`design.v`:
```
typedef struct packed { logic req; logic [2:0] req_id; logic req_type; logic [63:0] req_data1; logic [63:0] req_data2;} req_pkt_type;
typedef struct packed { logic rsp; logic [2:0] rsp_id; logic [63:0] rsp_data;} rsp_pkt_type;
module execution_unit (
input logic clk,
input logic rst_b,
input logic req,
input logic [2:0] req_id,
input logic req_type,
input logic [63:0] req_data1,
input logic [63:0] req_data2,
output logic fifo_full,
output logic rsp,
output logic [2:0] rsp_id,
output logic [63:0] rsp_data );
req_pkt_type input_req;
rsp_pkt_type output_rsp;
assign input_req = {req, req_id, req_type, req_data1, req_data2};
assign rsp = output_rsp.rsp;
assign rsp_id = output_rsp.rsp_id;
assign rsp_data = output_rsp.rsp_data;
logic write_in, read;
req_pkt_type output_req;
logic mul_req, mul_rsp, mul_grant, mul_free;
logic [2:0] mul_req_id, mul_rsp_id;
logic [63:0] mul_rsp_data;
logic add_req, add_rsp, add_grant, add_free;
logic [2:0] add_req_id, add_rsp_id;
logic [63:0] add_rsp_data;
logic [1:0] rr_req;
logic [1:0] rr_grant;
assign write_in = input_req.req;
inp_fifo i_inp_fifo(.clk(clk), .rst_b(rst_b), .write_in(write_in), .read(read), .input_req(input_req), .output_req(output_req), .fifo_full(fifo_full));
assign read = output_req.req && (mul_req || add_req);
assign mul_req = output_req.req && (output_req.req_type == 1'b1) && mul_free;
mul i_mul (
.clk(clk), .rst_b(rst_b), 
.mul_req(mul_req),
.mul_req_id(output_req.req_id),
.mul_data1(output_req.req_data1),
.mul_data2(output_req.req_data2),
.grant(mul_grant),
.mul_rsp(mul_rsp),
.mul_rsp_id(mul_rsp_id),
.mul_rsp_data(mul_rsp_data),
.mul_free(mul_free)
);
assign add_req = output_req.req && (output_req.req_type == 1'b0) && add_free;
add i_add (
.clk(clk), .rst_b(rst_b), 
.add_req(add_req),
.add_req_id(output_req.req_id),
.add_data1(output_req.req_data1),
.add_data2(output_req.req_data2),
.grant(add_grant),
.add_rsp(add_rsp),
.add_rsp_id(add_rsp_id),
.add_rsp_data(add_rsp_data),
.add_free(add_free)
);
assign rr_req = {mul_rsp, add_rsp};
assign mul_grant = rr_grant[1];
assign add_grant = rr_grant[0];
assign rr_grant = {rr_req[1], rr_req[0] & ~rr_req[1]};
assign output_rsp.rsp = |rr_grant;
assign output_rsp.rsp_id = rr_grant[1] ? mul_rsp_id : rr_grant[0] ? add_rsp_id : '0;
assign output_rsp.rsp_data = rr_grant[1] ? mul_rsp_data : rr_grant[0] ? add_rsp_data : '0;
endmodule
module inp_fifo #(parameter DEPTH = 4, PTR_WIDTH = $clog2(DEPTH))
(
   input  logic   clk,
   input  logic   rst_b,
   input logic    write_in, 
   input logic    read, 
   input req_pkt_type input_req,  
   output req_pkt_type output_req,  
   output logic fifo_full   
);
logic fifo_empty;
logic [DEPTH-1:0][132:0] fifo_mem;  
logic [PTR_WIDTH-1 : 0] rd_ptr;
logic [PTR_WIDTH-1 : 0] wr_ptr;
logic [PTR_WIDTH : 0] count;
always_ff @(posedge clk or negedge rst_b)
begin
   if(~rst_b) begin
      wr_ptr     <= '0;       
      rd_ptr     <= '0;      
      count <= '0;
      fifo_mem <= '0;
   end else begin
   if(read) begin
         rd_ptr <= rd_ptr + 1'b1;                          
   end  
   if(write_in) begin
         fifo_mem[wr_ptr] <= input_req;              
         wr_ptr <= wr_ptr + 1'b1;           
   end
   if(read && !write_in) begin
	  count <= count - 1;
   end   
   else if(write_in && !read) begin
	  count <= count + 1;
   end   
   end
end   
assign output_req = !fifo_empty ? fifo_mem[rd_ptr] : '0;
assign fifo_empty = (count == 0) ? 1'b1 : 1'b0;                            
assign fifo_full = (count == DEPTH) ? 1'b1 : 1'b0;
endmodule
module add (
    input logic clk,
	input logic rst_b,
    input logic add_req,
	input logic [2:0] add_req_id,
	input logic [63:0] add_data1,
	input logic [63:0] add_data2,
	input logic grant,
	output logic add_rsp,
	output logic [2:0] add_rsp_id,
	output logic [63:0] add_rsp_data,
	output logic add_free
);
logic add_req_q;
logic [2:0] add_req_id_q;
logic [63:0] add_data1_q, add_data2_q;
logic add_rsp_prev;
logic [2:0] add_rsp_id_prev;
logic [64:0] add_rsp_data_prev;
always_ff @(posedge clk or negedge rst_b) begin
    if(!rst_b) begin
	    add_free <= 1'b1;
		add_rsp <= '0;
		add_rsp_id <= '0;
		add_rsp_data <= '0;
		add_rsp_prev <= '0;
		add_req_q <= '0;
	end else 
	begin
	    if(add_req) add_free <= 1'b0;
	    add_req_q <= add_req;
		add_req_id_q <= add_req_id;
		add_data1_q <= add_data1;
		add_data2_q <= add_data2;
		add_rsp_prev <= add_req_q;
		add_rsp_id_prev <= add_req_id_q;
		add_rsp_data_prev <= (add_data1_q + add_data2_q);
		if(grant) begin
		    add_free <= 1'b1;
			add_rsp <= 0;
			add_rsp_id <= '0;
			add_rsp_data <= '0;
		end else begin
			if(add_rsp_prev) begin
				add_rsp <= 1'b1;
				add_rsp_id <= add_rsp_id_prev;
				add_rsp_data <= add_rsp_data_prev[63:0];
			end
		end	
    end
end
endmodule
module mul (
    input logic clk,
	input logic rst_b,
    input logic mul_req,
	input logic [2:0] mul_req_id,
	input logic [63:0] mul_data1,
	input logic [63:0] mul_data2,
	input logic grant,
	output logic mul_rsp,
	output logic [2:0] mul_rsp_id,
	output logic [63:0] mul_rsp_data,
	output logic mul_free
);
logic mul_req_q;
logic [2:0] mul_req_id_q;
logic [63:0] mul_data1_q, mul_data2_q;
logic mul_req_q2;
logic [2:0] mul_req_id_q2;
logic [63:0] mul_data1_q2, mul_data2_q2;
logic mul_rsp_prev;
logic [2:0] mul_rsp_id_prev;
logic [128:0] mul_rsp_data_prev;
always_ff @(posedge clk or negedge rst_b) begin
    if(!rst_b) begin
	    mul_free <= 1'b1;
		mul_req_q <= '0;
		mul_req_q2 <= '0;
		mul_rsp <= '0;
		mul_rsp_id <= '0;
		mul_rsp_data <= '0;
		mul_rsp_prev <= '0;
	end else begin
	    if(mul_req) mul_free <= 1'b0;
	    mul_req_q <= mul_req;
		mul_req_id_q <= mul_req_id;
		mul_data1_q <= mul_data1;
		mul_data2_q <= mul_data2;
		mul_req_q2 <= mul_req_q;
		mul_req_id_q2 <= mul_req_id_q;
		mul_data1_q2 <= mul_data1_q;
		mul_data2_q2 <= mul_data2_q;
		mul_rsp_prev <= mul_req_q2;
		mul_rsp_id_prev <= mul_req_id_q2;
		mul_rsp_data_prev <= (mul_data1_q2 * mul_data2_q2);
		if(grant) begin
		    mul_free <= 1'b1;
			mul_rsp <= 0;
			mul_rsp_id <= '0;
			mul_rsp_data <= '0;
		end else begin
			if(mul_rsp_prev) begin
				mul_rsp <= 1'b1;
				mul_rsp_id <= mul_rsp_id_prev;
				mul_rsp_data <= mul_rsp_data_prev[63:0];
			end
		end	
    end
end
endmodule
```
`run.sh`:
```
#!/bin/bash
# the make line also repeats each setting of config.mk as NAME=value (left out here)
make -C /OpenROAD-flow-scripts/flow DESIGN_CONFIG=/design/flow/config.mk WORK_HOME=/design/flow/orfs CLKGATE_MAP_FILE= finish
```
`config.mk`:
```
export PLATFORM = sky130hd
export DESIGN_NAME = execution_unit
export DESIGN_NICKNAME = execution_unit
export VERILOG_FILES = /design/flow/design.v
export SDC_FILE = /design/flow/constraint.sdc
export NUM_CORES = 4
export LEC_CHECK = 0
export CAP_MARGIN = 30
export CORE_ASPECT_RATIO = 1.59
export CORE_MARGIN = 2
export CORE_UTILIZATION = 40
export MAX_ROUTING_LAYER = met4
export MIN_ROUTING_LAYER = met1
export PLACE_DENSITY_LB_ADDON = 0.18
export SLEW_MARGIN = 30
```
`constraint.sdc`:
```
create_clock -name core_clock -period 6.99 [get_ports {clk}]
set_input_delay 1.3980 -clock core_clock [delete_from_list [all_inputs] [get_ports {clk}]]
set_output_delay 1.3980 -clock core_clock [all_outputs]
set_load 0.01 [all_outputs]
```
==> flow_summary.toml, run 1 <==
# generated from flow reports
[setup_path]
path_delay_family = "adder cells"
crit_top_cell = "fa_1"
r2r-end = "i_mul.mul_rsp_data_prev[61]$_DFFE_PP_"
worstPathRequired_ps = 7440
critPathLaunch = "i_mul.mul_data2_q2[9]$_DFFE_PP_"
slowest_delay_ps = 580
r2r_slack_ps = -1850
start_kind = "register"
path_class = "register to register"
cp-endpoint = "i_mul.mul_rsp_data_prev[61]$_DFFE_PP_"
crit_path_max_fanout = 5
critPathArrivalTime_ps = 9290
cp_num_buf_inv = 11
ff2ff_path_depth = 33
cp-end-kind = "register"
r2r_start = "i_mul.mul_data2_q2[9]$_DFFE_PP_"
cp.depth = 33
crit_path_top_delay_cell = "fa_1"

[timing]
fin_ws_ps = -1850
final_max_slew_viol_count = 0
grt_setup_unrepaired = "true"
fin_crit_sh_pct = 127
finalHoldViolations = 0
period_minus_slack_ps = 8840
setup_violations = 51
fin_skew_ps = 88.5
max_freq_ghz = 0.113
holdWs_ps = 360
max_slew.worst_pin.slew_ps = 995
slew_headroom_pct = 33.6

[die]
fp-utilization_pct = 40.1
pin_count = 204
die-width_um = 415
dieArea_um2 = 273000
fp.coreArea_um2 = 268000
die_y_um = 658
rows = 240

[grt]
grt.overflow.total = 0
gr-usage-all-layers_pct = 25.6
grt_pass1_wl_um = 517000
antenna_found_initial = 25
grt_pass1_vias = 82400
grt_max_degree = 191

[logic_synthesis]
yosys.area.top_type = "fa_1"
ys_top_cells_by_count = "inv_1 (1,938), fa_1 (1,833), nand2_1 (1,246)"
synthArstFlopShare_pct = 63.4
ys_ff = 1075
synth.area.mux_share_pct = 4.06
syn_area_um2 = 108000
yosys.stat.seqShare_pct = 26.8
synth_top_flop_cell = "dfrtp_1"
yosysWarnings = 3
avgSynthCellArea_um2 = 10.7
simple_gate_share_pct = 12.1
ys_top_logic_family = "adder cells"
top_cells_by_area = "fa_1 (34%), dfrtp_1 (16%), edfxtp_1 (11%), inv_1 (6.8%), and2_1 (5.5%)"
fa_ha_area_share_pct = 38.5
synthAoiAreaFrac_pct = 7.44
xor_share_pct = 1.98
most_common_cell = "inv_1"
top_area_share_pct = 34.1
ys_cells = 10100
fp_nets = 12400
synthDistinctLibCells = 74
syn_inst = 10100
edf_count = 393
yosys_area_um2 = 108000

[clock_tree]
cts_tree = "built"
htree_levels = 3
cts_hold_buffers = 0
clock_sinks = 1075
ctsRootBufferMaster = "clkbuf_16"
clk_path_buf_depth = 3
clock_latency_ps = 750
path_clk_slew_ps = 70
numCtsBuffers = 95

[drt]
drc = 0
num_vias = 73600
wl_um = 334000
dr.pass1.iters = 6
ant_nets = 0
wl_per_cell_um = 23.7
drtIter0Drc = 4368
viasPerCell = 5.22

[hold_path]
hold_end = "i_mul.mul_req_q2$_DFF_PN0_"
worst_hold_path_type = "register to register"
min_path_cells = 0
min_from = "i_mul.mul_req_q$_DFF_PN0_"

[placement]
gp_congestion = 0.944
hpwl_um = 268000
place_ws_ps = -2020
io_buffers = 203
place_area_um2 = 119000

[flow_run]
maxCapViolCount = 0
warning_count = 45

[finish]
final_area_um2 = 125000
nFillCells = 24800
area_growth_pct = 16.1
utilization_pct = 46.6
nets = 12900

[outcome]
violations = "setup timing"
status = "finished with violations"
[per-stage QoR]
stage / std cells / TNS, ps
after floorplan: 10100 / -26710
after global placement: 13800 / -67040
after detailed placement: 13800 / -66040
after CTS: 14100 / -63250
after global routing: 14100 / -76200
final: 14100 / -65310
[cell type report]
class	count	area [um2]	area share, %
Inverter	1938	7280	5.82
Antenna cell	9	22.5	0.0180
Tap cell	3509	4390	3.51
Timing Repair Buffer	990	10300	8.21
Clock buffer	132	2730	2.19
Clock inverter	48	598	0.479
Sequential cell	1075	28900	23.1
Multi-Input combinational cell	6412	70800	56.7
[per-layer routing]
metal  part of all wire [%]  up-vias  GRT usage (%)
li1                       -    32000              -
met1                     42    39500           33.0
met2                     51     1755           43.8
met3                    4.2      412           2.13
met4                    2.8        0           6.31
met5                      0        -              -
[what timing repair did]
| item | in CTS | in global routing |
|---|---|---|
| gates resized | 233 | 226 |
| buffers inserted | 43 | 52 |
| gates cloned | 0 | 6 |
| pin swaps | 103 | 137 |
| endpoints found under the setup margin | 50 | 51 |
==> run 2: changes to the inputs <==
CAP_MARGIN = 20   (was 30)
CORE_ASPECT_RATIO = default   (was 1.59)
MAX_ROUTING_LAYER = default   (was met4)
MIN_ROUTING_LAYER = default   (was met1)
PLACE_DENSITY_LB_ADDON = default   (was 0.18)
SETUP_SLACK_MARGIN = 0.06   (was default)
SLEW_MARGIN = 20   (was 30)
clock period = 9.79 ns   (was 6.99 ns; I/O delays follow)
==> flow_summary.toml, run 2 <==
# generated from flow reports
[logic_synthesis]
top_area_share_pct = 34.1
ys_cells = 10100
synthAoiAreaFrac_pct = 7.44
yosys_area_um2 = 108000
syn_area_um2 = 108000
most_common_cell = "inv_1"
fp_nets = 12400
xor_share_pct = 1.98
ys_top_cells_by_count = "inv_1 (1,938), fa_1 (1,833), nand2_1 (1,246)"
ys_top_logic_family = "adder cells"
fa_ha_area_share_pct = 38.5
synthArstFlopShare_pct = 63.4
edf_count = 393
simple_gate_share_pct = 12.1
synthDistinctLibCells = 74
yosys.area.top_type = "fa_1"
yosysWarnings = 3
synth.area.mux_share_pct = 4.06
synth_top_flop_cell = "dfrtp_1"
top_cells_by_area = "fa_1 (34%), dfrtp_1 (16%), edfxtp_1 (11%), inv_1 (6.8%), and2_1 (5.5%)"
avgSynthCellArea_um2 = 10.7
yosys.stat.seqShare_pct = 26.8
ys_ff = 1075
syn_inst = 10100

[placement]
gp_congestion = 0.917
placed_cells_incl_taps = 13400
hpwl_um = 252000
io_buffers = 203

[setup_path]
crit_path_max_fanout = 14
r2r_slack_ps = 370
cp_num_buf_inv = 9
critPathLaunch = "i_mul.mul_data2_q2[25]$_DFFE_PP_"
worstPathRequired_ps = 10350
slowest_delay_ps = 860
path_delay_family = "adder cells"
cp-end-kind = "register"
path_class = "register to register"
r2r_start = "i_mul.mul_data2_q2[25]$_DFFE_PP_"
crit_path_top_delay_cell = "edfxtp_1"
cp-endpoint = "i_mul.mul_rsp_data_prev[60]$_DFFE_PP_"
crit_top_cell = "fa_1"
r2r-end = "i_mul.mul_rsp_data_prev[60]$_DFFE_PP_"
critPathArrivalTime_ps = 9980
ff2ff_path_depth = 28
cp.depth = 28
start_kind = "register"

[outcome]
status = "complete, no violations"

[timing]
fin_crit_sh_pct = 96.2
period_minus_slack_ps = 9420
setup_tns_ps = 0
setup_violations = 0
max_freq_ghz = 0.106
final_max_slew_viol_count = 0
holdWs_ps = 353
finalHoldViolations = 0
fin_skew_ps = 60.3
grt_setup_unrepaired = "false"
slew_headroom_pct = 23.6
max_slew.worst_pin.slew_ps = 1150

[finish]
final_cells = 13600
nFillCells = 24900
combGateArea_um2 = 69100
regArea_um2 = 28900
nets = 12300
area_growth_pct = 9.63
utilization_pct = 44.0

[die]
rows = 190
pin_count = 204
fp-utilization_pct = 40.2
die-width_um = 523
die_y_um = 523
fp.coreArea_um2 = 268000
dieArea_um2 = 273000

[hold_path]
min_from = "i_add.add_req_q$_DFF_PN0_"
worst_hold_path_type = "register to register"
min_path_cells = 0
hold_end = "i_add.add_rsp_prev$_DFF_PN0_"

[grt]
antenna_found_initial = 32
grt_pass1_vias = 78900
grt_max_degree = 160
grt_pass1_wl_um = 501000
grt.overflow.total = 0
gr-usage-all-layers_pct = 24.1

[drt]
ant_nets = 0
num_vias = 72800
dr.pass1.iters = 6
wl_per_cell_um = 23.6
drtIter0Drc = 6089
viasPerCell = 5.33
drc = 0
wl_um = 322000

[clock_tree]
path_clk_slew_ps = 70
clock_latency_ps = 770
htree_levels = 3
clock_sinks = 1075
clk_path_buf_depth = 3
cts_tree = "built"
ctsRootBufferMaster = "clkbuf_16"
numCtsBuffers = 107

[flow_run]
warning_count = 54
maxCapViolCount = 0
run 2: final cells by class:
class,instances,area share [%]
multi-input cells,6412,58.5
flip-flops and latches,1075,24.5
clock inverters,56,0.618
inverters,1938,6.16
diodes,12,0.0254
well taps,3552,3.77
clock buffers,147,2.60
repair buffers,454,3.80
run 2: repair_timing:
action                                  in CTS  in global routing
setup buffers                                0                 31
endpoints found under the setup margin       0                 14
resized                                      0                  2
hold buffers                                 0                  0
run 2: layer usage:
| metal | share of wire, % | vias up | GRT usage (%) | wire (um) |
|---|---|---|---|---|
| li1 | - | 30900 | - | - |
| met1 | 45 | 38700 | 35.4 | 144000 |
| met2 | 45 | 2720 | 36.9 | 145000 |
| met3 | 7.7 | 386 | 4.10 | 24700 |
| met4 | 2.5 | 16 | 6.22 | 8080 |
| met5 | 0.036 | - | 0 | 116 |
run 2: metrics by stage:
step                instance area [um2]  setup slack, ps
CTS                              118000              116
detailed placement               114000              254
global route                     118000             84.8
floorplan                        108000             1320
finish                           118000              371
global placement                 114000              238
==> run 3: changes to the inputs <==
ABC_AREA = 0   (was default)
CAP_MARGIN = 5   (was 20)
CELL_PAD_IN_SITES_GLOBAL_PLACEMENT = 3   (was default)
CORE_UTILIZATION = 61   (was 40)
CTS_CLUSTER_SIZE = 37   (was default)
GPL_ROUTABILITY_DRIVEN = 0   (was default)
MAX_ROUTING_LAYER = met4   (was default)
PLACE_DENSITY_LB_ADDON = 0.03   (was default)
SETUP_SLACK_MARGIN = 1.01   (was 0.06)
TNS_END_PERCENT = 55   (was default)
clock period = 7.27 ns   (was 9.79 ns; I/O delays follow)
==> flow_summary.toml, run 3 <==
# implementation run metrics
[logic_synthesis]
synthArstFlopShare_pct = 63.4
synth_top_flop_cell = "dfrtp_1"
ys_top_logic_family = "adder cells"
avgSynthCellArea_um2 = 10.7
synthDistinctLibCells = 74
top_area_share_pct = 34.1
fp_nets = 12400
most_common_cell = "inv_1"
ys_top_cells_by_count = "inv_1 (1,938), fa_1 (1,833), nand2_1 (1,246)"
synthAoiAreaFrac_pct = 7.44
yosys_area_um2 = 108000
synth.area.mux_share_pct = 4.06
xor_share_pct = 1.98
yosysWarnings = 3
yosys.area.top_type = "fa_1"
ys_ff = 1075
yosys.stat.seqShare_pct = 26.8
syn_inst = 10100
fa_ha_area_share_pct = 38.5
simple_gate_share_pct = 12.1
edf_count = 393
syn_area_um2 = 108000
top_cells_by_area = "fa_1 (34%), dfrtp_1 (16%), edfxtp_1 (11%), inv_1 (6.8%), and2_1 (5.5%)"
ys_cells = 10100

[die]
fp-utilization_pct = 61.3
die_y_um = 424
rows = 154
die-width_um = 424
dieArea_um2 = 180000
fp.coreArea_um2 = 176000

[outcome]
stop_stage = "3_1_place_gp_skip_io"
status = "stopped before the end"
error = "[ERROR FLW-0024] Place density exceeds 1.0 (current PLACE_DENSITY_LB_ADDON =  0.03). Please check if the value of  PLACE_DENSITY_LB_ADDON is between 0 and 0.99."
==> run 4: changes to the inputs <==
CAP_MARGIN = 30   (was 5)
CELL_PAD_IN_SITES_DETAIL_PLACEMENT = 1   (was default)
CELL_PAD_IN_SITES_GLOBAL_PLACEMENT = 0   (was 3)
CORE_ASPECT_RATIO = 0.99   (was default)
CORE_MARGIN = 9   (was 2)
CORE_UTILIZATION = 62   (was 61)
CTS_CLUSTER_SIZE = default   (was 37)
GPL_TIMING_DRIVEN = 0   (was default)
MIN_ROUTING_LAYER = met2   (was default)
PLACE_DENSITY_LB_ADDON = default   (was 0.03)
SETUP_SLACK_MARGIN = 2.93   (was 1.01)
SLEW_MARGIN = 15   (was 20)
TNS_END_PERCENT = default   (was 55)
clock period = 10.0 ns   (was 7.27 ns; I/O delays follow)
==> flow_summary.toml, run 4 <==
# implementation run metrics
[die]
rows = 151
dieArea_um2 = 189000
fp-utilization_pct = 62.7
fp.coreArea_um2 = 172000
die-width_um = 437
pin_count = 204
die_y_um = 433

[grt]
gr-usage-all-layers_pct = 105
grt.overflow.total = 11700

[logic_synthesis]
yosys.area.top_type = "fa_1"
ys_top_cells_by_count = "inv_1 (1,938), fa_1 (1,833), nand2_1 (1,246)"
yosysWarnings = 3
fp_nets = 12400
ys_top_logic_family = "adder cells"
syn_inst = 10100
ys_cells = 10100
xor_share_pct = 1.98
fa_ha_area_share_pct = 38.5
avgSynthCellArea_um2 = 10.7
top_cells_by_area = "fa_1 (34%), dfrtp_1 (16%), edfxtp_1 (11%), inv_1 (6.8%), and2_1 (5.5%)"
synth.area.mux_share_pct = 4.06
most_common_cell = "inv_1"
synthAoiAreaFrac_pct = 7.44
synthArstFlopShare_pct = 63.4
yosys.stat.seqShare_pct = 26.8
yosys_area_um2 = 108000
top_area_share_pct = 34.1
synth_top_flop_cell = "dfrtp_1"
ys_ff = 1075
synthDistinctLibCells = 74
syn_area_um2 = 108000
edf_count = 393
simple_gate_share_pct = 12.1

[clock_tree]
cts_hold_buffers = 0
numCtsBuffers = 92
ctsRootBufferMaster = "clkbuf_16"
htree_levels = 3
clock_sinks = 1075
clk_path_buf_depth = 3

[outcome]
error = "[ERROR GRT-0116] Global routing finished with congestion. Check the congestion regions in the DRC Viewer."
stop_stage = "5_1_grt"
status = "stopped before the end"

[placement]
hpwl_um = 394000
place_area_um2 = 114000
io_buffers = 202
run 4: metal layers:
metal  GRT overflow  GRT usage, %
met5              -             -
met4           1299          90.9
met3           7687           121
met2           2705           101
met1              -             -
run 4: per-stage QoR:
step | hold slack, ps | util [%] | worst slack (ps) | instances
floorplan | 331 | - | 1760 | 10100
detailed placement | 347 | 66.5 | -1400 | 12600
global placement | 334 | 65.9 | -38220 | 12600
CTS | 375 | 69.9 | 167 | 12900
run 4: timing repair:
action,in CTS
resized,581
buffers inserted,92
pin swaps,41
endpoints found under the setup margin,54
==> run 5: changes to the inputs <==
ABC_AREA = 1   (was 0)
CAP_MARGIN = 20   (was 30)
CELL_PAD_IN_SITES_DETAIL_PLACEMENT = default   (was 1)
CELL_PAD_IN_SITES_GLOBAL_PLACEMENT = default   (was 0)
CORE_ASPECT_RATIO = default   (was 0.99)
CORE_MARGIN = 2   (was 9)
CORE_UTILIZATION = 71   (was 62)
CTS_CLUSTER_DIAMETER = 231   (was default)
GPL_ROUTABILITY_DRIVEN = default   (was 0)
GPL_TIMING_DRIVEN = default   (was 0)
MAX_ROUTING_LAYER = default   (was met4)
MIN_ROUTING_LAYER = default   (was met2)
SETUP_SLACK_MARGIN = default   (was 2.93)
SLEW_MARGIN = 20   (was 15)
clock period = 6.7 ns   (was 10.0 ns; I/O delays follow)
==> flow_summary.toml, run 5 <==
# generated from flow reports
[drt]
viasPerCell = 6.06
num_vias = 95500
dr.pass1.iters = 9
drtIter0Drc = 12200
wl_per_cell_um = 24.3
ant_nets = 0
drc = 0
wl_um = 383000

[clock_tree]
path_clk_slew_ps = 70
cts_hold_buffers = 0
clock_latency_ps = 720
cts_tree = "built"
clk_path_buf_depth = 3
htree_levels = 3
ctsRootBufferMaster = "clkbuf_16"
numCtsBuffers = 98
clock_sinks = 1075

[logic_synthesis]
fa_ha_area_share_pct = 37.0
edf_count = 393
yosys.area.top_type = "fa_1"
avgSynthCellArea_um2 = 8.53
ys_top_logic_family = "adder cells"
synthArstFlopShare_pct = 63.4
synth.area.mux_share_pct = 0
syn_inst = 13100
yosysWarnings = 3
syn_area_um2 = 112000
synth_top_flop_cell = "dfrtp_1"
xor_share_pct = 1.19
top_area_share_pct = 32.8
yosys_area_um2 = 112000
most_common_cell = "inv_1"
simple_gate_share_pct = 12.4
ys_ff = 1075
fp_nets = 15500
synthAoiAreaFrac_pct = 8.71
ys_cells = 13100
yosys.stat.seqShare_pct = 25.8
synthDistinctLibCells = 61
top_cells_by_area = "fa_1 (33%), dfrtp_1 (15%), inv_1 (12%), edfxtp_1 (11%), nand2_1 (10%)"
ys_top_cells_by_count = "inv_1 (3,657), nand2_1 (3,074), fa_1 (1,833)"

[setup_path]
r2r_start = "i_mul.mul_data1_q2[20]$_DFFE_PP_"
start_kind = "register"
cp-endpoint = "i_mul.mul_rsp_data_prev[63]$_DFFE_PP_"
cp_num_buf_inv = 11
crit_path_max_fanout = 18
critPathLaunch = "i_mul.mul_data1_q2[20]$_DFFE_PP_"
cp-end-kind = "register"
crit_path_top_delay_cell = "fa_2"
critPathArrivalTime_ps = 8720
r2r-end = "i_mul.mul_rsp_data_prev[63]$_DFFE_PP_"
path_class = "register to register"
r2r_slack_ps = -1570
worstPathRequired_ps = 7150
cp.depth = 31
slowest_delay_ps = 690
path_delay_family = "adder cells"
ff2ff_path_depth = 31
crit_top_cell = "inv_1"

[die]
dieArea_um2 = 161000
die_y_um = 401
fp.coreArea_um2 = 156000
pin_count = 204
die-width_um = 401
fp-utilization_pct = 71.5
rows = 145

[outcome]
status = "finished with violations"
violations = "setup timing"

[timing]
period_minus_slack_ps = 8270
slew_headroom_pct = 18.9
final_max_slew_viol_count = 0
holdWs_ps = 353
setup_tns_ps = -62890
fin_ws_ps = -1570
finalHoldViolations = 0
max_slew.worst_pin.slew_ps = 1220
grt_setup_unrepaired = "true"
fin_crit_sh_pct = 123
setup_violations = 53
fin_skew_ps = 47.9
max_freq_ghz = 0.121

[finish]
utilization_pct = 81.9
area_growth_pct = 14.4
nets = 15900

[placement]
place_ws_ps = -1750
io_buffers = 203
gp_congestion = 1.03
hpwl_um = 284000

[flow_run]
maxCapViolCount = 0
warning_count = 56

[grt]
gr-usage-all-layers_pct = 47.6
antenna_found_initial = 25
grt.overflow.total = 0
grt_pass1_wl_um = 577000
grt_pass1_vias = 102000
grt_max_degree = 194

[hold_path]
min_path_cells = 0
hold_end = "i_add.add_rsp_prev$_DFF_PN0_"
min_from = "i_add.add_req_q$_DFF_PN0_"
worst_hold_path_type = "register to register"
run 5: layout make-up:
type	count	area, um2
Inverter	3673	13800
Sequential cell	1075	28900
Tap cell	2058	2570
Clock buffer	144	2810
Fill cell	8985	28300
Antenna cell	25	62.6
Timing Repair Buffer	1088	11000
Multi-Input combinational cell	7648	68400
Clock inverter	41	438
run 5: metal layers:
layer	track usage [%]	vias to the layer above	wire length [um]
met3	12.1	2287	48000
met5	0	-	80
met4	38.8	12	39900
met1	56.0	46200	121000
li1	-	39400	-
met2	74.3	7502	174000
run 5: stage by stage:
stage                     cell area (um2)  cells
final                              128000  15800
after global routing               128000  15700
after global placement             122000  15500
after floorplan                    113000  13100
after detailed placement           122000  15500
after CTS                          127000  15700
run 5: what timing repair did:
| action | CTS | global route |
|---|---|---|
| setup buffers | 19 | 28 |
| setup endpoints to repair | 53 | 55 |
| resized | 208 | 181 |
| gates cloned | 1 | 9 |
| endpoints found under the hold margin | 0 | 0 |
| pin swaps | 35 | 44 |
==> run 6: changes to the inputs <==
ABC_AREA = default   (was 1)
CTS_CLUSTER_DIAMETER = default   (was 231)
clock period = 7.87 ns   (was 6.7 ns; I/O delays follow)
==> flow_summary.toml, run 6 <==
# generated from flow reports
[outcome]
status = "finished with violations"
violations = "setup timing"

[flow_run]
warning_count = 63
maxCapViolCount = 0

[timing]
fin_crit_sh_pct = 113
max_freq_ghz = 0.113
fin_ws_ps = -1010
max_slew.worst_pin.slew_ps = 1080
finalHoldViolations = 0
fin_skew_ps = 81.7
setup_violations = 37
slew_headroom_pct = 27.9
period_minus_slack_ps = 8880
grt_setup_unrepaired = "true"
final_max_slew_viol_count = 0

[setup_path]
slowest_delay_ps = 600
r2r_slack_ps = -1010
ff2ff_path_depth = 31
r2r_start = "i_mul.mul_data2_q2[7]$_DFFE_PP_"
crit_top_cell = "fa_1"
cp_num_buf_inv = 9
start_kind = "register"
critPathLaunch = "i_mul.mul_data2_q2[7]$_DFFE_PP_"
r2r-end = "i_mul.mul_rsp_data_prev[60]$_DFFE_PP_"
path_class = "register to register"
critPathArrivalTime_ps = 9300
path_delay_family = "adder cells"
crit_path_top_delay_cell = "fa_2"
crit_path_max_fanout = 8
cp-end-kind = "register"
cp.depth = 31
worstPathRequired_ps = 8290
cp-endpoint = "i_mul.mul_rsp_data_prev[60]$_DFFE_PP_"

[logic_synthesis]
yosys.area.top_type = "fa_1"
avgSynthCellArea_um2 = 10.7
yosys_area_um2 = 108000
synth_top_flop_cell = "dfrtp_1"
yosysWarnings = 3
synthAoiAreaFrac_pct = 7.44
synth.area.mux_share_pct = 4.06
synthArstFlopShare_pct = 63.4
edf_count = 393
ys_cells = 10100
xor_share_pct = 1.98
simple_gate_share_pct = 12.1
synthDistinctLibCells = 74
fp_nets = 12400
fa_ha_area_share_pct = 38.5
syn_area_um2 = 108000
ys_top_cells_by_count = "inv_1 (1,938), fa_1 (1,833), nand2_1 (1,246)"
ys_top_logic_family = "adder cells"
yosys.stat.seqShare_pct = 26.8
top_area_share_pct = 34.1
most_common_cell = "inv_1"
syn_inst = 10100
ys_ff = 1075
top_cells_by_area = "fa_1 (34%), dfrtp_1 (16%), edfxtp_1 (11%), inv_1 (6.8%), and2_1 (5.5%)"

[grt]
grt_pass1_wl_um = 500000
grt_max_degree = 174
gr-usage-all-layers_pct = 42.9
antenna_found_initial = 35
grt.overflow.total = 0
grt_pass1_vias = 82800

[hold_path]
hold_end = "i_mul.mul_rsp_prev$_DFF_PN0_"
worst_hold_path_type = "register to register"
min_path_cells = 0
min_from = "i_mul.mul_req_q2$_DFF_PN0_"

[clock_tree]
htree_levels = 3
cts_tree = "built"
cts_hold_buffers = 0
clk_path_buf_depth = 3
clock_latency_ps = 730
ctsRootBufferMaster = "clkbuf_16"
clock_sinks = 1075
path_clk_slew_ps = 70
numCtsBuffers = 101

[drt]
dr.pass1.iters = 9
drtIter0Drc = 9242
viasPerCell = 6.18
wl_per_cell_um = 25.6
wl_um = 323000
num_vias = 77900
ant_nets = 0
drc = 0

[placement]
place_ws_ps = -1120
gp_congestion = 1.03
hpwl_um = 251000
placed_cells_incl_taps = 12300
io_buffers = 203

[finish]
combGateArea_um2 = 70500
nets = 12800
final_cells = 12600
area_growth_pct = 13.8
regArea_um2 = 28900
nFillCells = 8614

[die]
pin_count = 204
dieArea_um2 = 155000
fp-utilization_pct = 71.7
die-width_um = 393
die_y_um = 393
rows = 142
fp.coreArea_um2 = 150000
[run 6: repair_timing]
item / CTS / global route
pin swaps: 110 / 123
endpoints found under the setup margin: 38 / 43
gates resized: 270 / 204
setup buffers: 40 / 54
gates cloned: 4 / 1
[run 6: area by class of cell]
type / instances / share of cell area [%]
multi-input cells: 6412 / 57.6
flip-flops and latches: 1075 / 23.6
repair buffers: 957 / 7.87
inverters: 1938 / 5.94
clock buffers: 132 / 2.36
well taps: 2016 / 2.06
clock inverters: 59 / 0.528
diodes: 25 / 0.0511
[run 6: per-stage QoR]
stage	util, %	hold WS (ps)	TNS (ps)	instance area (um2)
global placement	77.5	333	-20400	116000
global route	81.5	362	-31000	122000
finish	81.6	354	-24490	122000
floorplan	-	331	-1820	108000
CTS	80.8	354	-19220	121000
detailed placement	77.5	335	-23130	116000
[run 6: metal layers]
layer	GRT usage, %	share of wire, %
met1	60.6	37
met2	63.7	45
met3	14.3	14
met4	13.9	3.9
met5	0	0.056
==> run 7: changes to the inputs <==
ABC_AREA = 0   (was default)
CORE_UTILIZATION = 65   (was 71)
CTS_CLUSTER_SIZE = 37   (was default)
GPL_ROUTABILITY_DRIVEN = 1   (was default)
MAX_ROUTING_LAYER = met4   (was default)
PLACE_DENSITY_LB_ADDON = 0.03   (was default)
TNS_END_PERCENT = 55   (was default)
clock period = 3.58 ns   (was 7.87 ns; I/O delays follow)
==> flow_summary.toml, run 7 <==
# generated from flow reports
[setup_path]
cp_num_buf_inv = 10
crit_path_top_delay_cell = "fa_1"
path_delay_family = "adder cells"
r2r-end = "i_mul.mul_rsp_data_prev[63]$_DFFE_PP_"
start_kind = "register"
cp-endpoint = "i_mul.mul_rsp_data_prev[63]$_DFFE_PP_"
cp-end-kind = "register"
r2r_slack_ps = -5310
cp.depth = 32
slowest_delay_ps = 540
ff2ff_path_depth = 32
critPathArrivalTime_ps = 9330
r2r_start = "i_mul.mul_data1_q2[27]$_DFFE_PP_"
worstPathRequired_ps = 4020
path_class = "register to register"
critPathLaunch = "i_mul.mul_data1_q2[27]$_DFFE_PP_"
crit_path_max_fanout = 4
crit_top_cell = "fa_1"

[drt]
drtIter0Drc = 7591
dr.pass1.iters = 6
num_vias = 76500
wl_um = 319000
drc = 0
ant_nets = 0
wl_per_cell_um = 24.6
viasPerCell = 5.90

[clock_tree]
clock_latency_ps = 750
numCtsBuffers = 101
cts_tree = "built"
clock_sinks = 1075
htree_levels = 3
clk_path_buf_depth = 3
path_clk_slew_ps = 70
ctsRootBufferMaster = "clkbuf_16"

[grt]
grt_pass1_vias = 80700
grt_max_degree = 134
grt_pass1_wl_um = 494000
grt.overflow.total = 0
gr-usage-all-layers_pct = 40.2
antenna_found_initial = 13

[die]
fp-utilization_pct = 65.4
rows = 149
die-width_um = 411
pin_count = 204
dieArea_um2 = 169000
die_y_um = 411
fp.coreArea_um2 = 165000

[logic_synthesis]
ys_cells = 10100
simple_gate_share_pct = 12.1
xor_share_pct = 1.98
syn_inst = 10100
top_cells_by_area = "fa_1 (34%), dfrtp_1 (16%), edfxtp_1 (11%), inv_1 (6.8%), and2_1 (5.5%)"
synthAoiAreaFrac_pct = 7.44
syn_area_um2 = 108000
ys_ff = 1075
most_common_cell = "inv_1"
top_area_share_pct = 34.1
yosys_area_um2 = 108000
synthDistinctLibCells = 74
yosysWarnings = 3
avgSynthCellArea_um2 = 10.7
ys_top_logic_family = "adder cells"
edf_count = 393
synth.area.mux_share_pct = 4.06
ys_top_cells_by_count = "inv_1 (1,938), fa_1 (1,833), nand2_1 (1,246)"
yosys.area.top_type = "fa_1"
yosys.stat.seqShare_pct = 26.8
synth_top_flop_cell = "dfrtp_1"
synthArstFlopShare_pct = 63.4
fa_ha_area_share_pct = 38.5
fp_nets = 12400

[timing]
setup_violations = 77
max_slew.worst_pin.slew_ps = 1010
max_freq_ghz = 0.112
period_minus_slack_ps = 8890
final_max_slew_viol_count = 0
finalHoldViolations = 0
fin_ws_ps = -5310
fin_crit_sh_pct = 248
slew_headroom_pct = 32.9
grt_setup_unrepaired = "true"
fin_skew_ps = 53.1

[flow_run]
warning_count = 48
maxCapViolCount = 0

[outcome]
status = "finished with violations"
violations = "setup timing"

[hold_path]
min_from = "i_mul.mul_req_q$_DFF_PN0_"
worst_hold_path_type = "register to register"
hold_end = "i_mul.mul_req_q2$_DFF_PN0_"
min_path_cells = 0

[finish]
area_growth_pct = 15.5
nets = 13000
nFillCells = 11000

[placement]
gp_congestion = 1.01
hpwl_um = 253000
io_buffers = 203
place_ws_ps = -5570
run 7: through the flow:
stage | hold WS (ps) | TNS [ps] | utilization, % | area [um2] | instances
floorplan | 331 | -211090 | - | 108000 | 10100
detailed placement | 335 | -260120 | 71.9 | 118000 | 12700
global placement | 333 | -257990 | 71.9 | 118000 | 12700
CTS | 348 | -257200 | 74.8 | 123000 | 12900
finish | 348 | -253600 | 75.5 | 124000 | 13000
global route | 354 | -267290 | 75.5 | 124000 | 13000
run 7: final cells by class:
cell class	count	area, um2	area share [%]
clock inverter	48	499	0.402
multi-input combinational	6412	70400	56.7
inverter	1938	7270	5.85
sequential	1075	28900	23.2
antenna	9	22.5	0.0181
timing repair buffer	1156	11500	9.24
tap	2189	2740	2.20
clock buffer	143	2980	2.40
run 7: metal layers:
layer  GRT usage [%]  wire length (um)
met3            10.5             38700
met4            10.1              9100
met2            58.2            143000
met5               -                 0
met1            57.2            128000
run 7: timing repair:
item / in CTS / in global routing
endpoints found under the hold margin: 10 / 0
resized: 212 / 178
gates cloned: 0 / 7
hold buffers: 1 / 0
endpoints found under the setup margin: 109 / 110
pin swaps: 80 / 76
buffers inserted: 44 / 30
==> run 8: changes to the inputs <==
ABC_AREA = default   (was 0)
CORE_UTILIZATION = 57   (was 65)
CTS_CLUSTER_SIZE = default   (was 37)
GPL_ROUTABILITY_DRIVEN = default   (was 1)
MAX_ROUTING_LAYER = default   (was met4)
PLACE_DENSITY_LB_ADDON = default   (was 0.03)
TNS_END_PERCENT = default   (was 55)
clock period = 8.28 ns   (was 3.58 ns; I/O delays follow)
==> flow_summary.toml, run 8 <==
# generated from flow reports
[logic_synthesis]
avgSynthCellArea_um2 = 10.7
top_cells_by_area = "fa_1 (34%), dfrtp_1 (16%), edfxtp_1 (11%), inv_1 (6.8%), and2_1 (5.5%)"
yosys_area_um2 = 108000
ys_top_cells_by_count = "inv_1 (1,938), fa_1 (1,833), nand2_1 (1,246)"
ys_top_logic_family = "adder cells"
top_area_share_pct = 34.1
fp_nets = 12400
yosysWarnings = 3
most_common_cell = "inv_1"
ys_ff = 1075
synthAoiAreaFrac_pct = 7.44
synthDistinctLibCells = 74
synth.area.mux_share_pct = 4.06
syn_area_um2 = 108000
simple_gate_share_pct = 12.1
fa_ha_area_share_pct = 38.5
xor_share_pct = 1.98
synth_top_flop_cell = "dfrtp_1"
yosys.stat.seqShare_pct = 26.8
edf_count = 393
syn_inst = 10100
yosys.area.top_type = "fa_1"
synthArstFlopShare_pct = 63.4
ys_cells = 10100

[timing]
setup_violations = 28
fin_crit_sh_pct = 107
final_max_slew_viol_count = 0
fin_ws_ps = -619
period_minus_slack_ps = 8900
holdWs_ps = 347
max_freq_ghz = 0.112
slew_headroom_pct = 27.8
setup_tns_ps = -12040
fin_skew_ps = 70.4
max_slew.worst_pin.slew_ps = 1080
finalHoldViolations = 0
grt_setup_unrepaired = "true"

[drt]
wl_um = 330000
wl_per_cell_um = 25.3
drtIter0Drc = 6484
num_vias = 75100
drc = 0
dr.pass1.iters = 6
ant_nets = 0
viasPerCell = 5.76

[setup_path]
r2r_slack_ps = -620
slowest_delay_ps = 620
critPathLaunch = "i_mul.mul_data2_q2[9]$_DFFE_PP_"
cp-endpoint = "i_mul.mul_rsp_data_prev[62]$_DFFE_PP_"
r2r_start = "i_mul.mul_data2_q2[9]$_DFFE_PP_"
crit_path_top_delay_cell = "fa_2"
crit_top_cell = "fa_1"
path_class = "register to register"
worstPathRequired_ps = 8740
critPathArrivalTime_ps = 9360
cp_num_buf_inv = 11
cp-end-kind = "register"
ff2ff_path_depth = 33
start_kind = "register"
cp.depth = 33
path_delay_family = "adder cells"
crit_path_max_fanout = 18
r2r-end = "i_mul.mul_rsp_data_prev[62]$_DFFE_PP_"

[hold_path]
hold_end = "i_mul.mul_rsp_prev$_DFF_PN0_"
worst_hold_path_type = "register to register"
min_path_cells = 0
min_from = "i_mul.mul_req_q2$_DFF_PN0_"

[clock_tree]
htree_levels = 3
ctsRootBufferMaster = "clkbuf_16"
numCtsBuffers = 109
path_clk_slew_ps = 60
clk_path_buf_depth = 3
cts_tree = "built"
clock_latency_ps = 750
cts_hold_buffers = 0
clock_sinks = 1075

[grt]
grt_max_degree = 179
gr-usage-all-layers_pct = 35.5
grt.overflow.total = 0
antenna_found_initial = 27
grt_pass1_wl_um = 508000
grt_pass1_vias = 80100

[die]
die_y_um = 439
dieArea_um2 = 192000
die-width_um = 439
fp-utilization_pct = 57.3
pin_count = 204
fp.coreArea_um2 = 188000
rows = 159

[flow_run]
maxCapViolCount = 0
warning_count = 57

[finish]
area_growth_pct = 14.0
nets = 12800
final_cells = 13000

[placement]
io_buffers = 203
placed_cells_incl_taps = 12800
gp_congestion = 0.945
hpwl_um = 262000

[outcome]
violations = "setup timing"
status = "finished with violations"
==> run 8: layout make-up <==
cell class                      instances  area (um2)
Antenna cell                           10        25.0
Clock buffer                          151        3110
Clock inverter                         55         782
Fill cell                           14700       65100
Inverter                             1938        7280
Multi-Input combinational cell       6412       70400
Sequential cell                      1075       28900
Tap cell                             2495        3120
Timing Repair Buffer                  909        9130
==> run 8: stage by stage <==
step / utilization [%] / setup WS [ps] / area (um2)
final: 65.3 / -619 / 123000
after global routing: 65.3 / -817 / 123000
after CTS: 64.7 / -565 / 122000
after detailed placement: 62.2 / -787 / 117000
after global placement: 62.2 / -694 / 117000
after floorplan: - / -33.4 / 108000
==> run 8: metal layers <==
| layer | vias up | part of all wire [%] | global-route usage, % |
|---|---|---|---|
| met2 | 3144 | 45 | 53.2 |
| met1 | 39600 | 43 | 52.9 |
| met3 | 436 | 9.4 | 7.21 |
| met4 | 18 | 2.8 | 9.61 |
| li1 | 31900 | - | - |
| met5 | - | 0.035 | 0 |
==> run 8: what timing repair did <==
action                                  4_1_cts  5_1_grt
gates cloned                                  1        1
pin swaps                                    88      105
buffers inserted                             23       25
endpoints found under the setup margin       31       37
gates resized                               149      225
==> run 9: changes to the inputs <==
ABC_AREA = 1   (was default)
CELL_PAD_IN_SITES_DETAIL_PLACEMENT = 0   (was default)
CORE_MARGIN = 6   (was 2)
CORE_UTILIZATION = 36   (was 57)
GPL_TIMING_DRIVEN = 1   (was default)
MIN_ROUTING_LAYER = met1   (was default)
PLACE_DENSITY_LB_ADDON = 0.04   (was default)
SETUP_SLACK_MARGIN = 3.48   (was default)
clock period = 12.7 ns   (was 8.28 ns; I/O delays follow)
==> flow_summary.toml, run 9 <==
# generated from flow reports
[outcome]
status = "complete, no violations"

[clock_tree]
clk_path_buf_depth = 4
clock_sinks = 1075
ctsRootBufferMaster = "clkbuf_16"
cts_tree = "built"
clock_latency_ps = 820
numCtsBuffers = 141
htree_levels = 4
path_clk_slew_ps = 60

[logic_synthesis]
most_common_cell = "inv_1"
synthAoiAreaFrac_pct = 8.71
ys_top_cells_by_count = "inv_1 (3,657), nand2_1 (3,074), fa_1 (1,833)"
ys_cells = 13100
xor_share_pct = 1.19
yosys_area_um2 = 112000
fa_ha_area_share_pct = 37.0
top_cells_by_area = "fa_1 (33%), dfrtp_1 (15%), inv_1 (12%), edfxtp_1 (11%), nand2_1 (10%)"
yosysWarnings = 3
syn_inst = 13100
avgSynthCellArea_um2 = 8.53
ys_ff = 1075
edf_count = 393
fp_nets = 15500
synthDistinctLibCells = 61
top_area_share_pct = 32.8
synth.area.mux_share_pct = 0
simple_gate_share_pct = 12.4
syn_area_um2 = 112000
synthArstFlopShare_pct = 63.4
yosys.area.top_type = "fa_1"
ys_top_logic_family = "adder cells"
yosys.stat.seqShare_pct = 25.8
synth_top_flop_cell = "dfrtp_1"

[hold_path]
hold_end = "i_mul.mul_rsp_prev$_DFF_PN0_"
worst_hold_path_type = "register to register"
min_from = "i_mul.mul_req_q2$_DFF_PN0_"
min_path_cells = 0

[timing]
max_slew.worst_pin.slew_ps = 1180
period_minus_slack_ps = 8930
grt_setup_unrepaired = "true"
max_freq_ghz = 0.112
setup_tns_ps = 0
fin_skew_ps = 76.9
final_max_slew_viol_count = 0
finalHoldViolations = 0
fin_crit_sh_pct = 70.3
slew_headroom_pct = 21.3
setup_violations = 0
fin_ws_ps = 3770

[setup_path]
crit_path_max_fanout = 25
critPathArrivalTime_ps = 9460
r2r_start = "i_mul.mul_data2_q2[30]$_DFFE_PP_"
cp-end-kind = "register"
cp-endpoint = "i_mul.mul_rsp_data_prev[63]$_DFFE_PP_"
critPathLaunch = "i_mul.mul_data2_q2[30]$_DFFE_PP_"
cp_num_buf_inv = 9
crit_path_top_delay_cell = "fa_1"
path_delay_family = "adder cells"
start_kind = "register"
path_class = "register to register"
worstPathRequired_ps = 13230
r2r-end = "i_mul.mul_rsp_data_prev[63]$_DFFE_PP_"
crit_top_cell = "fa_1"
slowest_delay_ps = 590
r2r_slack_ps = 3770
ff2ff_path_depth = 29
cp.depth = 29

[finish]
nFillCells = 31300
nets = 15300
final_area_um2 = 123000
area_growth_pct = 9.86
utilization_pct = 39.8

[placement]
place_ws_ps = 3300
gp_congestion = 0.918
hpwl_um = 323000
place_area_um2 = 118000
io_buffers = 203

[drt]
viasPerCell = 4.96
wl_per_cell_um = 25.2
dr.pass1.iters = 6
wl_um = 433000
num_vias = 85300
drc = 0
ant_nets = 0
drtIter0Drc = 5926

[die]
dieArea_um2 = 324000
fp.coreArea_um2 = 309000
fp-utilization_pct = 36.2
rows = 204
die-width_um = 570
die_y_um = 570
pin_count = 204

[grt]
grt_pass1_vias = 92100
antenna_found_initial = 29
grt_max_degree = 169
gr-usage-all-layers_pct = 26.7
grt_pass1_wl_um = 637000
grt.overflow.total = 0

[flow_run]
warning_count = 49
maxCapViolCount = 0
run 9: layout make-up:
class                      count  area, um2  area share (%)
timing repair buffer         414       4200            3.42
multi-input combinational   7648      66400            54.0
clock buffer                 204       4050            3.29
tap                         4120       5150            4.19
inverter                    3673      13800            11.2
sequential                  1075      28900            23.5
clock inverter                43        419           0.341
antenna                        5       12.5          0.0102
run 9: metrics by stage:
stage          cells  hold slack (ps)
2_1_floorplan  13100              331
3_5_place_dp   16900              335
3_3_place_gp   16900              332
6_report       17200              343
4_1_cts        17200              347
5_1_grt        17200              351
run 9: layer usage:
layer	track usage, %	part of all wire [%]
met5	0	0.011
met2	46.0	49
met1	34.6	42
met3	3.20	4.8
met4	10.2	4.7
run 9: repair_timing:
| item | CTS | global route |
|---|---|---|
| setup endpoints to repair | 2 | 22 |
| hold buffers | 0 | 0 |
| gates resized | 6 | 50 |
| buffers inserted | 0 | 16 |
==> run 10: changes to the inputs <==
CELL_PAD_IN_SITES_DETAIL_PLACEMENT = default   (was 0)
CORE_ASPECT_RATIO = 1.35   (was default)
CORE_MARGIN = 2   (was 6)
CORE_UTILIZATION = 72   (was 36)
CTS_CLUSTER_DIAMETER = 394   (was default)
CTS_CLUSTER_SIZE = 98   (was default)
GPL_TIMING_DRIVEN = default   (was 1)
MIN_ROUTING_LAYER = default   (was met1)
PLACE_DENSITY = 0.86   (was default)
PLACE_DENSITY_LB_ADDON = default   (was 0.04)
SETUP_SLACK_MARGIN = -0.32   (was 3.48)
TNS_END_PERCENT = 10   (was default)
clock period = 7.99 ns   (was 12.7 ns; I/O delays follow)
==> flow_summary.toml, run 10 <==
# implementation run metrics
[die]
fp-utilization_pct = 72.3
rows = 168
pin_count = 204
die-width_um = 343
die_y_um = 462
fp.coreArea_um2 = 155000
dieArea_um2 = 159000

[logic_synthesis]
syn_inst = 13100
ys_top_cells_by_count = "inv_1 (3,657), nand2_1 (3,074), fa_1 (1,833)"
ys_cells = 13100
yosys.area.top_type = "fa_1"
ys_ff = 1075
edf_count = 393
simple_gate_share_pct = 12.4
synthArstFlopShare_pct = 63.4
yosys.stat.seqShare_pct = 25.8
synth.area.mux_share_pct = 0
ys_top_logic_family = "adder cells"
synthAoiAreaFrac_pct = 8.71
avgSynthCellArea_um2 = 8.53
syn_area_um2 = 112000
xor_share_pct = 1.19
top_cells_by_area = "fa_1 (33%), dfrtp_1 (15%), inv_1 (12%), edfxtp_1 (11%), nand2_1 (10%)"
synth_top_flop_cell = "dfrtp_1"
fa_ha_area_share_pct = 37.0
most_common_cell = "inv_1"
yosysWarnings = 3
top_area_share_pct = 32.8
yosys_area_um2 = 112000
synthDistinctLibCells = 61
fp_nets = 15500

[clock_tree]
ctsRootBufferMaster = "clkbuf_16"
htree_levels = 1
clock_sinks = 1075
numCtsBuffers = 14
clk_path_buf_depth = 3
cts_hold_buffers = 0

[outcome]
stop_stage = "5_1_grt"
status = "stopped before the end"

[placement]
hpwl_um = 313000
place_ws_ps = -658
io_buffers = 203
gp_congestion = 1.04
## run 10: repair_timing
| item | CTS |
|---|---|
| gates resized | 124 |
| pin swaps | 45 |
| setup endpoints to repair | 33 |
| setup buffers | 39 |
| cloned | 1 |
## run 10: stage by stage
step                setup TNS, ps  instances  area (um2)
floorplan                       0      13100      112000
global placement            -7610      15400      121000
detailed placement         -12660      15400      121000
CTS                        -10260      15500      122000
==> run 11: changes to the inputs <==
ABC_AREA = 0   (was 1)
CORE_ASPECT_RATIO = default   (was 1.35)
CTS_CLUSTER_DIAMETER = default   (was 394)
CTS_CLUSTER_SIZE = 79   (was 98)
GPL_ROUTABILITY_DRIVEN = 1   (was default)
MAX_ROUTING_LAYER = met4   (was default)
PLACE_DENSITY = default   (was 0.86)
PLACE_DENSITY_LB_ADDON = 0.01   (was default)
SETUP_SLACK_MARGIN = 2.07   (was -0.32)
TNS_END_PERCENT = 55   (was 10)
clock period = 7.28 ns   (was 7.99 ns; I/O delays follow)
==> flow_summary.toml, run 11 <==
# generated from flow reports
[logic_synthesis]
ys_cells = 10100
avgSynthCellArea_um2 = 10.7
xor_share_pct = 1.98
edf_count = 393
yosysWarnings = 3
top_area_share_pct = 34.1
yosys.stat.seqShare_pct = 26.8
most_common_cell = "inv_1"
fp_nets = 12400
top_cells_by_area = "fa_1 (34%), dfrtp_1 (16%), edfxtp_1 (11%), inv_1 (6.8%), and2_1 (5.5%)"
synthAoiAreaFrac_pct = 7.44
ys_ff = 1075
simple_gate_share_pct = 12.1
synthDistinctLibCells = 74
syn_area_um2 = 108000
ys_top_logic_family = "adder cells"
ys_top_cells_by_count = "inv_1 (1,938), fa_1 (1,833), nand2_1 (1,246)"
yosys.area.top_type = "fa_1"
synth_top_flop_cell = "dfrtp_1"
syn_inst = 10100
fa_ha_area_share_pct = 38.5
synthArstFlopShare_pct = 63.4
yosys_area_um2 = 108000
synth.area.mux_share_pct = 4.06

[timing]
fin_crit_sh_pct = 123
grt_setup_unrepaired = "true"
fin_skew_ps = 91.0
setup_violations = 49
max_slew.worst_pin.slew_ps = 1060
slew_headroom_pct = 29.6
max_freq_ghz = 0.112
final_max_slew_viol_count = 0
finalHoldViolations = 0
fin_ws_ps = -1670
period_minus_slack_ps = 8950

[setup_path]
crit_path_max_fanout = 6
critPathLaunch = "i_mul.mul_data2_q2[4]$_DFFE_PP_"
crit_top_cell = "fa_1"
crit_path_top_delay_cell = "fa_1"
cp_num_buf_inv = 10
r2r_start = "i_mul.mul_data2_q2[4]$_DFFE_PP_"
start_kind = "register"
slowest_delay_ps = 580
r2r-end = "i_mul.mul_rsp_data_prev[62]$_DFFE_PP_"
path_delay_family = "adder cells"
cp.depth = 32
worstPathRequired_ps = 7820
ff2ff_path_depth = 32
critPathArrivalTime_ps = 9490
cp-end-kind = "register"
cp-endpoint = "i_mul.mul_rsp_data_prev[62]$_DFFE_PP_"
path_class = "register to register"
r2r_slack_ps = -1670

[drt]
wl_um = 329000
dr.pass1.iters = 7
viasPerCell = 6.24
ant_nets = 0
wl_per_cell_um = 26.2
num_vias = 78400
drtIter0Drc = 9374
drc = 0

[clock_tree]
clock_latency_ps = 770
numCtsBuffers = 101
path_clk_slew_ps = 70
ctsRootBufferMaster = "clkbuf_16"
clock_sinks = 1075
cts_tree = "built"
clk_path_buf_depth = 3
cts_hold_buffers = 0
htree_levels = 3

[finish]
combGateArea_um2 = 70600
regArea_um2 = 28900
nFillCells = 8029
final_area_um2 = 123000
final_cells = 12600
area_growth_pct = 14.1
nets = 12900

[hold_path]
min_from = "i_add.add_req_q$_DFF_PN0_"
worst_hold_path_type = "register to register"
hold_end = "i_add.add_rsp_prev$_DFF_PN0_"
min_path_cells = 0

[flow_run]
warning_count = 69
maxCapViolCount = 0

[outcome]
status = "finished with violations"
violations = "setup timing"

[die]
fp-utilization_pct = 72.7
die_y_um = 391
fp.coreArea_um2 = 148000
die-width_um = 391
dieArea_um2 = 153000
rows = 141
pin_count = 204

[grt]
gr-usage-all-layers_pct = 45.8
grt_pass1_vias = 83500
antenna_found_initial = 28
grt.overflow.total = 0
grt_pass1_wl_um = 504000
grt_max_degree = 188

[placement]
hpwl_um = 253000
gp_congestion = 1.01
placed_cells_incl_taps = 12300
io_buffers = 203
place_area_um2 = 117000
place_ws_ps = -1770
run 11: layout make-up:
| type | instances | area share, % |
|---|---|---|
| antenna | 25 | 0.0509 |
| multi-input combinational | 6412 | 57.4 |
| clock buffer | 141 | 2.39 |
| sequential | 1075 | 23.5 |
| clock inverter | 50 | 0.526 |
| inverter | 1938 | 5.92 |
| tap | 1930 | 1.97 |
| timing repair buffer | 995 | 8.20 |
run 11: metal layers:
layer	track usage [%]	wire length, um	share of wire [%]	vias up
li1	-	-	-	32000
met3	13.4	45800	14	915
met4	15.7	13900	4.2	0
met2	67.5	150000	46	5283
met1	61.7	119000	36	40200
met5	-	0	0	-
run 11: per-stage QoR:
step	utilization [%]	TNS, ps	hold slack (ps)
final	83.0	-54300	354
after global routing	83.0	-62080	369
after CTS	82.4	-46140	351
after detailed placement	79.0	-50190	340
after global placement	79.0	-47330	332
after floorplan	-	-16240	331
run 11: repair_timing:
action                                  in CTS  in global routing
pin swaps                                   86                 85
endpoints found under the setup margin      59                 68
gates resized                              220                151
cloned                                       3                  2
setup buffers                               33                 28
==> run 12: changes to the inputs <==
ABC_AREA = 1   (was 0)
CAP_MARGIN = 5   (was 20)
CELL_PAD_IN_SITES_DETAIL_PLACEMENT = 2   (was default)
CELL_PAD_IN_SITES_GLOBAL_PLACEMENT = 3   (was default)
CORE_UTILIZATION = 23   (was 72)
CTS_CLUSTER_SIZE = 69   (was 79)
GPL_ROUTABILITY_DRIVEN = 0   (was 1)
MIN_ROUTING_LAYER = met2   (was default)
PLACE_DENSITY_LB_ADDON = default   (was 0.01)
SETUP_SLACK_MARGIN = 1.56   (was 2.07)
clock period = 17.3 ns   (was 7.28 ns; I/O delays follow)
==> flow_summary.toml, run 12 <==
# generated from flow reports
[logic_synthesis]
syn_inst = 13100
ys_top_logic_family = "adder cells"
yosys_area_um2 = 112000
ys_ff = 1075
fp_nets = 15500
synthArstFlopShare_pct = 63.4
edf_count = 393
ys_cells = 13100
synthDistinctLibCells = 61
yosysWarnings = 3
simple_gate_share_pct = 12.4
most_common_cell = "inv_1"
xor_share_pct = 1.19
top_cells_by_area = "fa_1 (33%), dfrtp_1 (15%), inv_1 (12%), edfxtp_1 (11%), nand2_1 (10%)"
yosys.stat.seqShare_pct = 25.8
synth_top_flop_cell = "dfrtp_1"
synthAoiAreaFrac_pct = 8.71
ys_top_cells_by_count = "inv_1 (3,657), nand2_1 (3,074), fa_1 (1,833)"
syn_area_um2 = 112000
top_area_share_pct = 32.8
yosys.area.top_type = "fa_1"
fa_ha_area_share_pct = 37.0
avgSynthCellArea_um2 = 8.53
synth.area.mux_share_pct = 0

[finish]
regArea_um2 = 28900
nets = 15300
combGateArea_um2 = 66500
final_cells = 19600
nFillCells = 55500
area_growth_pct = 12.4

[setup_path]
r2r_start = "i_mul.mul_data2_q2[30]$_DFFE_PP_"
start_kind = "register"
cp.depth = 27
crit_path_top_delay_cell = "edfxtp_1"
critPathLaunch = "i_mul.mul_data2_q2[30]$_DFFE_PP_"
cp-endpoint = "i_mul.mul_rsp_data_prev[63]$_DFFE_PP_"
path_delay_family = "adder cells"
r2r-end = "i_mul.mul_rsp_data_prev[63]$_DFFE_PP_"
slowest_delay_ps = 1000
r2r_slack_ps = 7270
critPathArrivalTime_ps = 10620
path_class = "register to register"
cp-end-kind = "register"
crit_path_max_fanout = 33
crit_top_cell = "fa_1"
cp_num_buf_inv = 7
ff2ff_path_depth = 27
worstPathRequired_ps = 17880

[timing]
final_max_slew_viol_count = 0
finalHoldViolations = 0
slew_headroom_pct = 25.1
setup_tns_ps = 0
fin_skew_ps = 86.6
fin_crit_sh_pct = 58.0
holdWs_ps = 352
max_slew.worst_pin.slew_ps = 1120
setup_violations = 0
grt_setup_unrepaired = "false"
period_minus_slack_ps = 10030
max_freq_ghz = 0.0997

[die]
die_y_um = 701
rows = 256
pin_count = 204
fp.coreArea_um2 = 485000
dieArea_um2 = 492000
die-width_um = 701
fp-utilization_pct = 23.1

[hold_path]
worst_hold_path_type = "register to register"
min_path_cells = 0
min_from = "i_add.add_req_q$_DFF_PN0_"
hold_end = "i_add.add_rsp_prev$_DFF_PN0_"

[grt]
antenna_found_initial = 0
grt_pass1_wl_um = 730000
gr-max-usage-layer = "met3"
gr-usage-all-layers_pct = 32.3
grtUsageMet1_pct = 0
grt_pass1_vias = 147000
grt_util_met2_pct = 37.6
grt_use_met3_pct = 43.2
grt.overflow.total = 0
grt_max_degree = 158

[drt]
drc = 0
dr.pass1.iters = 8
viasPerCell = 6.02
num_vias = 118000
wl_per_cell_um = 25.8
wl_um = 504000
drtIter0Drc = 13300
ant_nets = 0

[placement]
hpwl_um = 375000
io_buffers = 203
placed_cells_incl_taps = 19300

[flow_run]
maxCapViolCount = 0
warning_count = 45

[clock_tree]
post_cts.repair.setup_buffers = 0
ctsRootBufferMaster = "clkbuf_16"
cts_tree = "built"
path_clk_slew_ps = 60
htree_levels = 4
cts_hold_buffers = 0
numCtsBuffers = 139
cts-resized-gates = 0
clock_latency_ps = 870
clock_sinks = 1075
clk_path_buf_depth = 4

[outcome]
status = "complete, no violations"
[run 12: metal layers]
| metal | wire length, um | part of all wire, % |
|---|---|---|
| met5 | 0 | 0 |
| met4 | 23300 | 4.6 |
| met3 | 215000 | 43 |
| met2 | 266000 | 53 |
| met1 | 0 | 0 |
[run 12: stage by stage]
stage,utilization (%),worst slack (ps),area [um2]
3_3_place_gp,24.9,7590,121000
3_5_place_dp,24.9,7500,121000
5_1_grt,25.9,6700,126000
2_1_floorplan,-,9340,112000
6_report,25.9,7270,126000
4_1_cts,25.9,7440,125000
[run 12: cell type report]
| cell class | count | share of cell area (%) |
|---|---|---|
| Sequential cell | 1075 | 23.0 |
| Multi-Input combinational cell | 7648 | 52.9 |
| Tap cell | 6450 | 6.42 |
| Clock inverter | 44 | 0.332 |
| Clock buffer | 201 | 3.18 |
| Timing Repair Buffer | 422 | 3.14 |
| Antenna cell | 58 | 0.115 |
| Inverter | 3673 | 11.0 |
